## joltage
module joltage #(parameter int LENGTH = 100) (
    input logic clk, rst, start, data_valid,
    input logic [4*LENGTH-1:0] line_flat,
    output logic [15:0] joltage1_out,
    output logic [63:0] joltage2_out,
    output logic done
    );
For scale: about 7600 cells after synthesis, about 540 flip-flops.
make LEC_CHECK=0 ABC_AREA=1 CAP_MARGIN=5 CELL_PAD_IN_SITES_DETAIL_PLACEMENT=2 CELL_PAD_IN_SITES_GLOBAL_PLACEMENT=2 CORE_ASPECT_RATIO=1.01 CORE_MARGIN=2 CORE_UTILIZATION=20 CTS_CLUSTER_SIZE=11 GPL_ROUTABILITY_DRIVEN=0 HOLD_SLACK_MARGIN=0.22 MIN_ROUTING_LAYER=met2 PLACE_DENSITY_LB_ADDON=0.21 SETUP_SLACK_MARGIN=-0.07 SLEW_MARGIN=40 TNS_END_PERCENT=60 finish   # period 17.5 ns
run.sh (not shown) runs the stock make flow with config.mk's settings and CLKGATE_MAP_FILE=.
The starting point finished but fails on negative setup slack.
Then changed:
ABC_AREA = unset   (was 1)
CAP_MARGIN = 0   (was 5)
CELL_PAD_IN_SITES_DETAIL_PLACEMENT = unset   (was 2)
CELL_PAD_IN_SITES_GLOBAL_PLACEMENT = unset   (was 2)
CORE_ASPECT_RATIO = unset   (was 1.01)
CORE_UTILIZATION = 72   (was 20)
CTS_CLUSTER_SIZE = unset   (was 11)
GPL_ROUTABILITY_DRIVEN = unset   (was 0)
HOLD_SLACK_MARGIN = unset   (was 0.22)
MAX_ROUTING_LAYER = met4   (was unset)
MIN_ROUTING_LAYER = unset   (was met2)
PLACE_DENSITY = 0.63   (was unset)
PLACE_DENSITY_LB_ADDON = unset   (was 0.21)
SETUP_SLACK_MARGIN = unset   (was -0.07)
SLEW_MARGIN = 20   (was 40)
TNS_END_PERCENT = unset   (was 60)
clock period = 23.1 ns   (was 17.5 ns; I/O delays follow)
The changed run failed in global routing (5_1_grt) with ODB-0269.
Synthesized cell count drops by 23%.
Die size drops by 74%.
Synthesized area drops by 7.6%.
Then changed:
CAP_MARGIN = 20   (was 0)
CORE_UTILIZATION = 40   (was 72)
MAX_ROUTING_LAYER = unset   (was met4)
PLACE_DENSITY = unset   (was 0.63)
clock period = 24.1 ns   (was 23.1 ns; I/O delays follow)
After rerunning: With this change the flow completed with no timing, DRC or antenna violations. Die area increases by well over a third. Synthesized cell count stays the same. Area after synthesis is unchanged.
Then changed:
ABC_AREA = 1   (was unset)
CORE_UTILIZATION = 70   (was 40)
CTS_CLUSTER_DIAMETER = 221   (was unset)
CTS_CLUSTER_SIZE = 75   (was unset)
MAX_ROUTING_LAYER = met4   (was unset)
clock period = 23.1 ns   (was 24.1 ns; I/O delays follow)
This time the run ended with an error in global routing (5_1_grt) on GRT-0232.
Synthesized cell count rises by a quarter to a third.
Synthesized area climbs by a little under a tenth.
Die size goes down by well over a third.
Then changed:
ABC_AREA = unset   (was 1)
CAP_MARGIN = 5   (was 20)
CORE_UTILIZATION = 72   (was 70)
CTS_CLUSTER_DIAMETER = unset   (was 221)
CTS_CLUSTER_SIZE = unset   (was 75)
PLACE_DENSITY = 0.63   (was unset)
Effect: The new run failed in global routing (5_1_grt) (ODB-0269); synthesized cell count is lower by 23%; die area is lower by 10%; area after synthesis is lower by 7.6%.

========
Starting RTL as in the previous note.
clock: 6.35 ns
lec_check: 0
abc_area: 1
cap_margin: 20
core_margin: 2
core_utilization: 72
cts_cluster_diameter: 395
cts_cluster_size: 100
setup_slack_margin: 1.36
slew_margin: 20
The baseline stopped in 3_5_place_dp.
Next try:
- ABC_AREA: 1 -> unset
- CORE_UTILIZATION: 72 -> 70
- CTS_CLUSTER_DIAMETER: 395 -> unset
- CTS_CLUSTER_SIZE: 100 -> unset
- MAX_ROUTING_LAYER: unset -> met4
- SETUP_SLACK_MARGIN: 1.36 -> 5.0
- clock period: 6.35 -> 18.0 ns (I/O delays scaled with it)
Effect: The new run stopped in 4_1_cts. Area after synthesis falls by 7.6%. Synthesized cell count decreases by 23%. Die area goes down by 4.9%.
Next try:
- CORE_UTILIZATION: 70 -> 72
- CTS_CLUSTER_DIAMETER: unset -> 364
- CTS_CLUSTER_SIZE: unset -> 14
- PLACE_DENSITY_LB_ADDON: unset -> 0.04
- SETUP_SLACK_MARGIN: 5.0 -> 2.19
- TNS_END_PERCENT: unset -> 70
- clock period: 18.0 -> 7.43 ns (I/O delays scaled with it)
The new run failed in 3_5_place_dp (DPL-0038).
Die area shrinks by 2.7%.
Synthesized area does not change.
Synthesized cell count is unchanged.
Next try:
- CORE_UTILIZATION: 72 -> 40
- CTS_CLUSTER_DIAMETER: 364 -> unset
- CTS_CLUSTER_SIZE: 14 -> 99
- GPL_ROUTABILITY_DRIVEN: unset -> 0
- MAX_ROUTING_LAYER: met4 -> unset
- PLACE_DENSITY_LB_ADDON: 0.04 -> unset
- SETUP_SLACK_MARGIN: 2.19 -> unset
- TNS_END_PERCENT: 70 -> unset
- clock period: 7.43 -> 25.0 ns (I/O delays scaled with it)
Effect:
- This time the run passed the timing, design-rule and antenna checks
- die size climbs by 79%
- area after synthesis does not change
- synthesized cell count stays the same
